sierra:
## DWT
module DWT(clk, inp1,inp2,inp3,inp4,inp5,inp6,inp7,inp8, outp1,outp2,outp3,outp4,outp5,outp6,outp7,outp8,dwt_valid);
For scale: roughly 8000 cells after synthesis, ~1900 flip-flops, about 0.083 mm2 of cells after synthesis.
==> flow/config.mk <==
export PLATFORM = sky130hd
export DESIGN_NAME = DWT
export DESIGN_NICKNAME = DWT
export VERILOG_FILES = /design/flow/design.v
export SDC_FILE = /design/flow/constraint.sdc
export NUM_CORES = 4
export LEC_CHECK = 0
export CAP_MARGIN = 15
export CELL_PAD_IN_SITES_DETAIL_PLACEMENT = 1
export CORE_MARGIN = 2
export CORE_UTILIZATION = 26
export GPL_ROUTABILITY_DRIVEN = 1
export MAX_ROUTING_LAYER = met5
export PLACE_DENSITY_LB_ADDON = 0.29
export SETUP_SLACK_MARGIN = -0.11
export SLEW_MARGIN = 20
==> flow/constraint.sdc <==
create_clock -name core_clock -period 2.03 [get_ports {clk}]
set_input_delay 0.4060 -clock core_clock [delete_from_list [all_inputs] [get_ports {clk}]]
set_output_delay 0.4060 -clock core_clock [all_outputs]
set_load 0.01 [all_outputs]
run.sh (not shown) runs the stock make flow with config.mk's settings and CLKGATE_MAP_FILE=.
The final report for sierra shows a completed flow and a layout that fails verification, specifically negative setup slack.
### sierra -> tundra
# sierra
export LEC_CHECK = 0
export CAP_MARGIN = 15
export CELL_PAD_IN_SITES_DETAIL_PLACEMENT = 1
export CORE_MARGIN = 2
export CORE_UTILIZATION = 26
export GPL_ROUTABILITY_DRIVEN = 1
export MAX_ROUTING_LAYER = met5
export PLACE_DENSITY_LB_ADDON = 0.29
export SETUP_SLACK_MARGIN = -0.11
export SLEW_MARGIN = 20
create_clock -name core_clock -period 2.03 [get_ports {clk}]
# tundra
export LEC_CHECK = 0
export CAP_MARGIN = 20
export CORE_MARGIN = 2
export CORE_UTILIZATION = 63
export PLACE_DENSITY = 0.57
export SLEW_MARGIN = 10
create_clock -name core_clock -period 1.54 [get_ports {clk}]
## What came out
No final results exist for tundra, since it was stopped by error DPL-0038 during global routing (5_1_grt).
Comparing tundra against sierra, there is no change at all in total standard cell area after synthesis.
Looking at final estimated routing congestion in global placement, tundra sits 0.090 higher than sierra does.
Looking only at die area, and setting everything else aside, the higher value of tundra and sierra goes to sierra.
In tundra, the die extent in x came out about 36% below the value in sierra.
Looking at final HPWL from detailed placement, tundra sits 3.8% below sierra.
On worst setup slack after placement: between tundra and sierra, it ends up lower for tundra.
### tundra -> violet
# tundra
export LEC_CHECK = 0
export CAP_MARGIN = 20
export CORE_MARGIN = 2
export CORE_UTILIZATION = 63
export PLACE_DENSITY = 0.57
export SLEW_MARGIN = 10
create_clock -name core_clock -period 1.54 [get_ports {clk}]
# violet
export LEC_CHECK = 0
export CAP_MARGIN = 20
export CORE_MARGIN = 2
export CORE_UTILIZATION = 67
export CTS_CLUSTER_SIZE = 37
export HOLD_SLACK_MARGIN = 0.27
export SLEW_MARGIN = 20
create_clock -name core_clock -period 2.22 [get_ports {clk}]
[summary]
- violet -> stages 100% | layout checks FAIL | negative setup slack
- Relative to tundra, the die outline height measured on violet has decreased by a few percent.
- Floorplan row count: higher on tundra
- Number of clock sinks came out exactly the same in violet and tundra.
- Re xor-xnor portion of the synthesized cell area: no difference whatsoever between violet and tundra.
- Re number of cells in the design after placement: tundra was higher than violet.
- violet improves on tundra in HPWL reported at the end of detailed placement.
- Reported for violet and tundra, number of cells in Yosys stat turned out identical to the last digit.
- Number of resized instances in the post-cts repair step for violet: 3604 down relative to tundra
- tundra → violet: pre-CTS worst setup slack rose by 0.47 ns; chip area now smaller.
Relative to violet, the following input files were edited for umber:
# violet
export LEC_CHECK = 0
export CAP_MARGIN = 20
export CORE_MARGIN = 2
export CORE_UTILIZATION = 67
export CTS_CLUSTER_SIZE = 37
export HOLD_SLACK_MARGIN = 0.27
export SLEW_MARGIN = 20
create_clock -name core_clock -period 2.22 [get_ports {clk}]
# umber
export LEC_CHECK = 0
export CAP_MARGIN = 20
export CORE_MARGIN = 2
export CORE_UTILIZATION = 70
export CTS_CLUSTER_SIZE = 37
export SETUP_SLACK_MARGIN = 0.68
export SLEW_MARGIN = 20
create_clock -name core_clock -period 2.29 [get_ports {clk}]
Findings:
- The layout from violet, despite a flow that completed every stage, fails the layout checks, with the failing checks listed as negative setup slack.
- umber never completed; the flow aborted with a tool error in global routing (5_1_grt).
- On post-CTS setup-driven buffer insertion count: umber sits above violet.
- Die area of umber falls short of that of violet by a few percent.
- umber vs violet — total placed cells including tap cells dropped 2.3%.
- Summary: with violet as the reference, total half-perimeter wirelength after legalization and detailed placement in umber moved up by a few percent.
- Compared with violet, in umber die width shrank by about 2.1%, total clock buffers created by CTS grew by 1.
Input changes introduced in zinc (baseline for comparison: umber):
# umber
export LEC_CHECK = 0
export CAP_MARGIN = 20
export CORE_MARGIN = 2
export CORE_UTILIZATION = 70
export CTS_CLUSTER_SIZE = 37
export SETUP_SLACK_MARGIN = 0.68
export SLEW_MARGIN = 20
create_clock -name core_clock -period 2.29 [get_ports {clk}]
# zinc
export LEC_CHECK = 0
export CAP_MARGIN = 20
export CORE_MARGIN = 2
export CORE_UTILIZATION = 72
export CTS_CLUSTER_SIZE = 36
export SETUP_SLACK_MARGIN = 0.68
export SLEW_MARGIN = 20
create_clock -name core_clock -period 2.29 [get_ports {clk}]
### Flow results
zinc did not finish: a tool error stopped it during clock tree synthesis (4_1_cts). Die area | zinc < umber. When zinc is measured against umber, its detailed placer's ending HPWL turns out 0.33% higher. Looking at routability-driven placement congestion ratio, zinc sits about 4% below umber. Compared with umber, zinc shows a count of standard-cell rows that is 1.6% lower. Compared with umber, in zinc chip height went down by 4.8 um, number of placed instances, taps included shrank by 92, post-place setup slack has decreased.
